==> flow/design.v <==
`timescale 1ns / 1ps
module clock #(parameter start_time = 0, parameter end_time = 100)(
    input wire in,
    input wire rst,
    output reg out,
    output wire rise
);
    reg [31:0] counter;
    assign rise = (counter >= (end_time >> 1)) & ~out;
    always @(posedge in) begin
        if (rst) begin
            counter <= start_time;
            out <= 1'b0;
        end else begin
            counter <= (counter >= (end_time >> 1)) ? 1 : counter + 1;
            out <= (counter >= (end_time >> 1)) ? ~out : out;
        end
    end
endmodule
`timescale 1ns / 1ps
module stopwatch(clk, rst, btnS, btnR, sw, an, seg);
input clk;
input rst;
input btnS, btnR;
input [7:0] sw;
output reg [3:0] an;
output reg [7:0] seg;
reg [3:0] seg_value;
wire [3:0] seg3, seg2, seg1, seg0;
reg adj_sec;
reg adj;
reg digits_on;
wire one_hz_clk;
wire two_hz_clk;
wire segment_clk;
wire blink_clk;
wire debounce_clk;
wire one_hz_rise;
wire two_hz_rise;
wire segment_rise;
wire blink_rise;
wire debounce_rise;
reg [31:0] sec_counter;
reg [1:0] seg_index;
clock #(.start_time(0), .end_time(200)) my_one_hz_clk(.in(clk), .rst(rst), .out(one_hz_clk), .rise(one_hz_rise));
clock #(.start_time(0), .end_time(100)) my_two_hz_clk(.in(clk), .rst(rst), .out(two_hz_clk), .rise(two_hz_rise));
clock #(.start_time(0), .end_time(4)) my_segment_clk(.in(clk), .rst(rst), .out(segment_clk), .rise(segment_rise));
clock #(.start_time(0), .end_time(20)) my_blink_clk(.in(clk), .rst(rst), .out(blink_clk), .rise(blink_rise));
clock #(.start_time(0), .end_time(10)) my_debounce_clk(.in(clk), .rst(rst), .out(debounce_clk), .rise(debounce_rise));
wire [1:0] next_index = seg_index + 2'd1;
assign seg0 = (sec_counter % 60)  % 10;
assign seg1 = (sec_counter % 60)  / 10;
assign seg2 = (sec_counter / 60)  % 10;
assign seg3 = (sec_counter / 600) % 10;
always @(*) begin
    case (next_index)
        0: seg_value = (digits_on || ~sw[1]) ? seg0 : 10;
        1: seg_value = (digits_on || ~sw[1]) ? seg1 : 10;
        2: seg_value = (digits_on ||  sw[1]) ? seg2 : 10;
        default: seg_value = (digits_on ||  sw[1]) ? seg3 : 10;
    endcase
end
always @(posedge clk) begin
    if (rst) begin
        adj_sec   <= 1'b0;
        adj       <= 1'b0;
        seg_index <= 2'd0;
        an        <= 4'b1111;
        seg       <= 8'b11111111;
    end else if (segment_rise) begin
        adj_sec   <= sw[1];
        adj       <= sw[0];
        seg_index <= next_index;
        an        <= ~(4'b0001 << next_index);
        case (seg_value)
            0: seg <= ~8'b11111100;
            1: seg <= ~8'b01100000;
            2: seg <= ~8'b11011010;
            3: seg <= ~8'b11110010;
            4: seg <= ~8'b01100110;
            5: seg <= ~8'b10110110;
            6: seg <= ~8'b10111110;
            7: seg <= ~8'b11100000;
            8: seg <= ~8'b11111110;
            9: seg <= ~8'b11110110;
            default: seg <= 8'b11111111;
        endcase
    end
end
reg [1:0] reset_state;
reg [2:0] pause_state;
reg stop_tick;
reg has_ticked_once;
wire [1:0] reset_sample = {btnR, reset_state[1]};
wire [2:0] pause_sample = {pause_state[2] && btnS, btnS, pause_state[1]};
always @(posedge clk) begin
    if (rst) begin
        reset_state     <= 2'b00;
        pause_state     <= 3'b000;
        stop_tick       <= 1'b0;
        has_ticked_once <= 1'b0;
        sec_counter     <= 32'd0;
    end else if (debounce_rise) begin
        if (reset_sample == 2'b11) begin
            reset_state <= 2'b00;
            pause_state <= pause_sample;
            sec_counter <= 0;
        end else if (pause_sample == 3'b011) begin
            reset_state <= reset_sample;
            pause_state <= 3'b100;
            stop_tick   <= ~stop_tick;
        end else begin
            reset_state <= reset_sample;
            pause_state <= pause_sample;
            if (adj ? two_hz_clk : one_hz_clk) begin
                if (~has_ticked_once && ~stop_tick) begin
                    has_ticked_once <= 1'b1;
                    if (adj && ~adj_sec) begin
                        sec_counter <= (sec_counter / 60 >= 99)
                                  ? (sec_counter % 60)
                                  : (sec_counter + 60);
                    end else if (adj) begin
                        sec_counter <= (sec_counter / 60) * 60 + ((sec_counter + 1) % 60);
                    end else begin
                        sec_counter <= sec_counter + 1;
                    end
                end
            end else has_ticked_once <= 1'b0;
        end
    end
end
always @(posedge clk) begin
    if (rst)
        digits_on <= 1'b0;
    else if (blink_rise)
        digits_on <= (~adj || ~digits_on);
end
endmodule
clock: 15.5 ns
lec_check: 0
abc_area: 0
cap_margin: 0
cell_pad_in_sites_detail_placement: 0
core_aspect_ratio: 0.88
core_margin: 2
core_utilization: 72
cts_cluster_diameter: 276
cts_cluster_size: 43
gpl_timing_driven: 1
place_density_lb_addon: 0.01
setup_slack_margin: 4.15
slew_margin: 5
tns_end_percent: 100
run.sh (not shown) runs the stock make flow with config.mk's settings and CLKGATE_MAP_FILE=.
The starting point aborted during 3_5_place_dp.
Edit:
Settings changed: ABC_AREA 0 to 1, CAP_MARGIN 0 to 20, CELL_PAD_IN_SITES_DETAIL_PLACEMENT 0 to not set, CORE_ASPECT_RATIO 0.88 to not set, CTS_CLUSTER_DIAMETER 276 to not set, CTS_CLUSTER_SIZE 43 to not set, GPL_TIMING_DRIVEN 1 to not set, PLACE_DENSITY_LB_ADDON 0.01 to not set, SETUP_SLACK_MARGIN 4.15 to not set, SLEW_MARGIN 5 to 20, TNS_END_PERCENT 100 to not set.
Clock period 15.5 ns to 30.2 ns, I/O delays scaled along.
Effect: The changed run finished with timing, DRC and antenna clean. Die size fell by roughly a tenth. Synthesized cell count came out lower slightly. Area after synthesis decreases by roughly a tenth.

========
// stopwatch: RTL as listed in full above, without the edits since
clock: 31.5 ns
lec_check: 0
abc_area: 0
cap_margin: 30
cell_pad_in_sites_detail_placement: 0
core_aspect_ratio: 0.5
core_margin: 2
core_utilization: 72
cts_cluster_diameter: 70
cts_cluster_size: 14
gpl_timing_driven: 1
place_density: 0.76
setup_slack_margin: -0.14
slew_margin: 5
tns_end_percent: 5
==> next run, changes <==
- CAP_MARGIN: 30 -> 10
- CORE_ASPECT_RATIO: 0.5 -> 1.27
- CORE_UTILIZATION: 72 -> 54
- CTS_CLUSTER_DIAMETER: 70 -> 276
- CTS_CLUSTER_SIZE: 14 -> 24
- GPL_ROUTABILITY_DRIVEN: not set -> 0
- GPL_TIMING_DRIVEN: 1 -> 0
- PLACE_DENSITY: 0.76 -> not set
- PLACE_DENSITY_LB_ADDON: not set -> 0.19
- SETUP_SLACK_MARGIN: -0.14 -> 5.0
- SLEW_MARGIN: 5 -> 10
- TNS_END_PERCENT: 5 -> 85
Setup slack gets better by 1.9 ns.
Worst hold slack is better by 0.0065 ns.
Utilization fell by 18 points.
==> next run, changes <==
- ABC_AREA: 0 -> not set
- CAP_MARGIN: 10 -> 20
- CELL_PAD_IN_SITES_DETAIL_PLACEMENT: 0 -> not set
- CORE_ASPECT_RATIO: 1.27 -> not set
- CORE_UTILIZATION: 54 -> 72
- CTS_CLUSTER_DIAMETER: 276 -> not set
- CTS_CLUSTER_SIZE: 24 -> not set
- GPL_ROUTABILITY_DRIVEN: 0 -> not set
- GPL_TIMING_DRIVEN: 0 -> not set
- MAX_ROUTING_LAYER: not set -> met4
- PLACE_DENSITY_LB_ADDON: 0.19 -> not set
- SETUP_SLACK_MARGIN: 5.0 -> not set
- SLEW_MARGIN: 10 -> 20
- TNS_END_PERCENT: 85 -> not set
- clock period: 31.5 -> 19.1 ns (I/O delays scaled with it)
Effect: Now the flow did not get past global routing (5_1_grt), error GRT-0116; area after synthesis stays the same; die area shrinks by 25%; synthesized cell count does not change.
==> next run, changes <==
- ABC_AREA: not set -> 1
- CTS_CLUSTER_DIAMETER: not set -> 148
- CTS_CLUSTER_SIZE: not set -> 99
- MAX_ROUTING_LAYER: met4 -> not set
- SETUP_SLACK_MARGIN: not set -> -1.28
- clock period: 19.1 -> 15.5 ns (I/O delays scaled with it)
=>
- This time the run never finished: it broke off in clock tree synthesis (4_1_cts) on DPL-0033
- synthesized area is lower by roughly a tenth
- die area goes down by roughly a tenth
- synthesized cell count went down slightly
==> next run, changes <==
- ABC_AREA: 1 -> not set
- CORE_ASPECT_RATIO: not set -> 0.5
- CORE_UTILIZATION: 72 -> 66
- CTS_CLUSTER_DIAMETER: 148 -> not set
- CTS_CLUSTER_SIZE: 99 -> not set
- MAX_ROUTING_LAYER: not set -> met4
- SETUP_SLACK_MARGIN: -1.28 -> not set
- clock period: 15.5 -> 19.1 ns (I/O delays scaled with it)
=> The changed run failed in global routing (5_1_grt) on ODB-0269; synthesized cell count is higher slightly; synthesized area is higher by roughly a tenth; die size is higher by a quarter to a third.
==> next run, changes <==
- CORE_ASPECT_RATIO: 0.5 -> not set
- CORE_UTILIZATION: 66 -> 40
- MAX_ROUTING_LAYER: met4 -> not set
- clock period: 19.1 -> 27.9 ns (I/O delays scaled with it)
Outcome: Now the flow finished with timing, DRC and antenna clean; synthesized cell count stays the same; die size came out higher by 63%; synthesized area stays the same.

========
RTL: the design.v shown in full above, as it stands there.
make LEC_CHECK=0 CAP_MARGIN=20 CORE_MARGIN=2 CORE_UTILIZATION=66 MAX_ROUTING_LAYER=met4 SLEW_MARGIN=20 TNS_END_PERCENT=5 finish   # period 19.0 ns
The first run never finished: it broke off in 5_1_grt with GRT-0232.
Rerun with:
CORE_UTILIZATION = 70   (was 66)
CTS_CLUSTER_SIZE = 47   (was unset)
MAX_ROUTING_LAYER = unset   (was met4)
SETUP_SLACK_MARGIN = 4.31   (was unset)
TNS_END_PERCENT = unset   (was 5)
clock period = 16.2 ns   (was 19.0 ns; I/O delays follow)
Now the flow never finished: it broke off in 4_1_cts, error DPL-0038.
Area after synthesis stays the same.
Die area went down by 5.6%.
Synthesized cell count stays the same.
Rerun with:
CORE_ASPECT_RATIO = 1.81   (was unset)
CORE_UTILIZATION = 66   (was 70)
CTS_CLUSTER_SIZE = unset   (was 47)
MAX_ROUTING_LAYER = met4   (was unset)
SETUP_SLACK_MARGIN = unset   (was 4.31)
clock period = 19.0 ns   (was 16.2 ns; I/O delays follow)
=> The changed run stopped in 5_1_grt. Die area rose by 6.1%. Area after synthesis is unchanged. Synthesized cell count is unchanged.
